==> juniper: inputs <==
==> flow/design.v (excerpt) <==
module alu_top (
    input             clk,
    input      [31:0] A,
    input      [31:0] B,
    input      [3:0]  ALU_Sel,
    output reg [31:0] ALU_Out,
    output reg        Carryout,
    output reg        Overflow
);
Settings: LEC_CHECK=0, CAP_MARGIN=15, CORE_ASPECT_RATIO=1.03, CORE_MARGIN=10, CORE_UTILIZATION=41, CTS_CLUSTER_DIAMETER=330, CTS_CLUSTER_SIZE=100, GPL_ROUTABILITY_DRIVEN=0, MIN_ROUTING_LAYER=met1, PLACE_DENSITY=0.6, SETUP_SLACK_MARGIN=-0.97, SLEW_MARGIN=20, TNS_END_PERCENT=15; clock period 10.2 ns.
run.sh (not shown) runs the stock make flow with config.mk's settings and CLKGATE_MAP_FILE=.
==> inputs of maple, as changes to juniper <==
==> flow/config.mk (replaced) <==
export PLATFORM = sky130hd
export DESIGN_NAME = alu_top
export DESIGN_NICKNAME = alu_top
export VERILOG_FILES = /design/flow/design.v
export SDC_FILE = /design/flow/constraint.sdc
export NUM_CORES = 4
export LEC_CHECK = 0
export CAP_MARGIN = 20
export CORE_MARGIN = 2
export CORE_UTILIZATION = 66
export HOLD_SLACK_MARGIN = -0.09
export SETUP_SLACK_MARGIN = -0.63
export SLEW_MARGIN = 20
==> flow/constraint.sdc (replaced) <==
create_clock -name core_clock -period 8.48 [get_ports {clk}]
set_input_delay 1.6960 -clock core_clock [delete_from_list [all_inputs] [get_ports {clk}]]
set_output_delay 1.6960 -clock core_clock [all_outputs]
set_load 0.01 [all_outputs]
==> inputs of raven, as changes to juniper <==
==> flow/config.mk (replaced) <==
export PLATFORM = sky130hd
export DESIGN_NAME = alu_top
export DESIGN_NICKNAME = alu_top
export VERILOG_FILES = /design/flow/design.v
export SDC_FILE = /design/flow/constraint.sdc
export NUM_CORES = 4
export LEC_CHECK = 0
export CAP_MARGIN = 15
export CORE_ASPECT_RATIO = 1.03
export CORE_MARGIN = 2
export CORE_UTILIZATION = 72
export GPL_ROUTABILITY_DRIVEN = 1
export HOLD_SLACK_MARGIN = -0.04
export MIN_ROUTING_LAYER = met1
export PLACE_DENSITY = 0.64
export SLEW_MARGIN = 20
export TNS_END_PERCENT = 75
==> flow/constraint.sdc (replaced) <==
create_clock -name core_clock -period 6.67 [get_ports {clk}]
set_input_delay 1.3340 -clock core_clock [delete_from_list [all_inputs] [get_ports {clk}]]
set_output_delay 1.3340 -clock core_clock [all_outputs]
set_load 0.01 [all_outputs]
==> inputs of nickel, as changes to juniper <==
==> flow/config.mk (replaced) <==
export PLATFORM = sky130hd
export DESIGN_NAME = alu_top
export DESIGN_NICKNAME = alu_top
export VERILOG_FILES = /design/flow/design.v
export SDC_FILE = /design/flow/constraint.sdc
export NUM_CORES = 4
export LEC_CHECK = 0
export ABC_AREA = 1
export CAP_MARGIN = 0
export CORE_ASPECT_RATIO = 1.03
export CORE_MARGIN = 2
export CORE_UTILIZATION = 72
export CTS_CLUSTER_DIAMETER = 357
export CTS_CLUSTER_SIZE = 50
export GPL_ROUTABILITY_DRIVEN = 1
export HOLD_SLACK_MARGIN = 0.29
export MIN_ROUTING_LAYER = met1
export PLACE_DENSITY = 0.6
export SETUP_SLACK_MARGIN = 0.96
export SLEW_MARGIN = 20
export TNS_END_PERCENT = 15
==> flow/constraint.sdc (replaced) <==
create_clock -name core_clock -period 3.36 [get_ports {clk}]
set_input_delay 0.6720 -clock core_clock [delete_from_list [all_inputs] [get_ports {clk}]]
set_output_delay 0.6720 -clock core_clock [all_outputs]
set_load 0.01 [all_outputs]
==> results <==
- Against nickel, the area after synthesis of juniper is smaller by about 7%.
- In clock-buffer cell count, raven and maple do not differ.
- Wire length, lowest first: maple, juniper, raven.
- Via count: juniper < maple < raven.
- Die size: juniper > maple > nickel > raven.
- nickel ended with an error in 5_1_grt. juniper ran to the end with no violations. maple produced a clean layout. raven produced a layout that fails on negative setup slack.
- Against juniper, the sequential share of layout area of raven is lower by 0.46 points.
==> figures <==
quantity	raven	juniper	maple	nickel
Count of inserted antenna diode cells	7	1	4	-
Instance area after placement	0.0441 mm^2	0.0404 mm^2	0.0405 mm^2	0.0477 mm^2
Total area of sequential cells	0.00207 mm^2	0.00201 mm^2	0.00200 mm^2	-
Latest clock arrival within the worst-skew pair	0.42 ns	0.42 ns	0.41 ns	-
Inverter count of the layout excluding clock inverters	899	899	899	-
Share of the synthesized area in the top cell type	46.9%	46.9%	46.9%	43.4%
WS Path Type	flip-flop to flip-flop	flip-flop to flip-flop	flip-flop to flip-flop	-
Slew Limit Headroom	43.4%	23.9%	25.5%	-
Final Hold Violating Endpoints	0	0	0	-
Global placement routability congestion	1.00	-	0.934	1.04
Outcome	failed layout checks	complete, no violations	complete, no violations	aborted with a tool error
Failing step	-	-	-	5_1_grt
Reasons for failing layout checks	negative setup slack	-	-	-
Number of fillers in the final layout	2,484	9,206	4,703	-
Hold path startpoint	sel_q[0]	sel_q[0]	sel_q[0]	-
Post-CTS setup buffer count	24	0	0	9
Multi-input gate area	0.0332 mm^2	0.0319 mm^2	0.0319 mm^2	-
Launch point of the worst reg-to-reg path	b_q[10]	b_q[13]	b_q[7]	-

* * *

==> harbor: inputs <==
==> flow/design.v <==
module ALU (A, B, ALU_Sel, ALU_Out, Carryout, Overflow);
parameter ADD  = 0;
parameter SUB  = 1;
parameter MUL_HIGH = 2;
parameter MUL_LOW = 3;
input [31:0] A;
input [31:0] B;
input [3:0] ALU_Sel;
output [31:0] ALU_Out;
output Carryout;
output Overflow;
reg[31:0] ALU_32Result;
reg[63:0] ALU_64Result;
always @(*)
begin
    ALU_32Result = 32'h00000000;
    ALU_64Result = 64'h0000000000000000;
    case(ALU_Sel)
        ADD:        ALU_32Result = A + B;
        SUB:        ALU_32Result = A - B;
        MUL_HIGH:	ALU_64Result = A * B;
        MUL_LOW:	ALU_64Result = A * B;
        default:
        begin
            ALU_32Result = 32'h00000000;
            ALU_64Result = 64'h0000000000000000;
        end
    endcase
end
assign ALU_Out = (ALU_Sel == MUL_LOW)? ALU_64Result[31:0]: (ALU_Sel == MUL_HIGH)? ALU_64Result[63:32]:ALU_32Result[31:0];
assign Carryout = 1'b0;
assign Overflow = 1'b0;
endmodule
module alu_top (
    input             clk,
    input      [31:0] A,
    input      [31:0] B,
    input      [3:0]  ALU_Sel,
    output reg [31:0] ALU_Out,
    output reg        Carryout,
    output reg        Overflow
);
reg [31:0] a_q, b_q;
reg [3:0]  sel_q;
wire [31:0] out_d;
wire        carry_d, ovf_d;
ALU u_alu (
    .A(a_q), .B(b_q), .ALU_Sel(sel_q),
    .ALU_Out(out_d), .Carryout(carry_d), .Overflow(ovf_d)
);
always @(posedge clk) begin
    a_q      <= A;
    b_q      <= B;
    sel_q    <= ALU_Sel;
    ALU_Out  <= out_d;
    Carryout <= carry_d;
    Overflow <= ovf_d;
end
endmodule
==> flow/run.sh <==
#!/bin/bash
# the make line also repeats each setting of config.mk as NAME=value (left out here)
make -C /OpenROAD-flow-scripts/flow DESIGN_CONFIG=/design/flow/config.mk WORK_HOME=/design/flow/orfs CLKGATE_MAP_FILE= finish
==> flow/config.mk <==
export PLATFORM = sky130hd
export DESIGN_NAME = alu_top
export DESIGN_NICKNAME = alu_top
export VERILOG_FILES = /design/flow/design.v
export SDC_FILE = /design/flow/constraint.sdc
export NUM_CORES = 4
export LEC_CHECK = 0
export CAP_MARGIN = 5
export CORE_MARGIN = 2
export CORE_UTILIZATION = 72
export HOLD_SLACK_MARGIN = 0.24
export PLACE_DENSITY = 0.65
export SETUP_SLACK_MARGIN = -0.62
export SLEW_MARGIN = 20
==> flow/constraint.sdc <==
create_clock -name core_clock -period 6.23 [get_ports {clk}]
set_input_delay 1.2460 -clock core_clock [delete_from_list [all_inputs] [get_ports {clk}]]
set_output_delay 1.2460 -clock core_clock [all_outputs]
set_load 0.01 [all_outputs]
==> tundra (differences from harbor) <==
Settings changed: CAP_MARGIN 5 to 20, CTS_CLUSTER_SIZE set to 50, HOLD_SLACK_MARGIN 0.24 to -0.1, PLACE_DENSITY 0.65 to 0.64, SETUP_SLACK_MARGIN -0.62 to not set.
==> flow/constraint.sdc (replaced) <==
create_clock -name core_clock -period 6.73 [get_ports {clk}]
set_input_delay 1.3460 -clock core_clock [delete_from_list [all_inputs] [get_ports {clk}]]
set_output_delay 1.3460 -clock core_clock [all_outputs]
set_load 0.01 [all_outputs]
==> garnet (differences from harbor) <==
Settings changed: CORE_UTILIZATION 72 to 66, CTS_CLUSTER_DIAMETER set to 43, HOLD_SLACK_MARGIN 0.24 to -0.09, PLACE_DENSITY 0.65 to not set, SETUP_SLACK_MARGIN -0.62 to 0.25.
==> flow/constraint.sdc (replaced) <==
create_clock -name core_clock -period 8.48 [get_ports {clk}]
set_input_delay 1.6960 -clock core_clock [delete_from_list [all_inputs] [get_ports {clk}]]
set_output_delay 1.6960 -clock core_clock [all_outputs]
set_load 0.01 [all_outputs]
==> metrics.cfg <==
[floorplanning]
coreArea_um2=57600
fp_util_pct=66.5
dieHeight_um=245
dieArea_um2=60000

[global_routing]
use_met2_pct=63.1
grt_pass1_wl_mm=172

[clocking]
cts_resized=0
clk_pin_slew_ns=0.09

[outcome]
status=timing/DRC/antenna clean

[min_path]
whs_endpoint=ALU_Out[0]

[layout]
area_delta_synth_final_pct=6.63

[worst_setup_path]
crit_start=b_q[13]
r2r-end=ALU_Out[26]

[sta]
fin_ws_ns=0.492

[route]
via_per_inst=5.74

the above is filed under garnet

==> metrics.cfg <==
[outcome]
status=complete, but fails checks
so.violations=negative setup slack

[global_routing]
use_met2_pct=73.5
grt_pass1_wl_mm=194

[layout]
area_delta_synth_final_pct=19.8

[worst_setup_path]
cp_top_family=adder cells
r2r-end=ALU_Out[31]
crit_start=a_q[8]

[floorplanning]
coreArea_um2=52600
dieHeight_um=235
fp_util_pct=72.9
die_w_um=235

[sta]
final-setup-viol-count=32
fin_ws_ns=-0.848

[route]
via_per_inst=6.11
drt_first_pass_iters=6

[clocking]
cts_resized=166

[min_path]
whs_endpoint=ALU_Out[27]

the above is filed under tundra

==> metrics.cfg <==
[clocking]
clk_latency_ns=0.43
clk_pin_slew_ns=0.10
cts_resized=213
cts_root_buf=clkbuf_16

[worst_setup_path]
cp_top_family=adder cells
r2r-end=ALU_Out[6]

[sta]
fin_crit_sh_pct=129
fin_ws_ns=-1.80
final-setup-viol-count=32

[outcome]
so.violations=negative setup slack
status=complete, but fails checks

[global_routing]
grt_pass1_wl_mm=195
use_met2_pct=74.4

[layout]
area_delta_synth_final_pct=21.5

[min_path]
whs_endpoint=ALU_Out[0]

[floorplanning]
coreArea_um2=52600
fp_util_pct=72.9

the above is filed under harbor

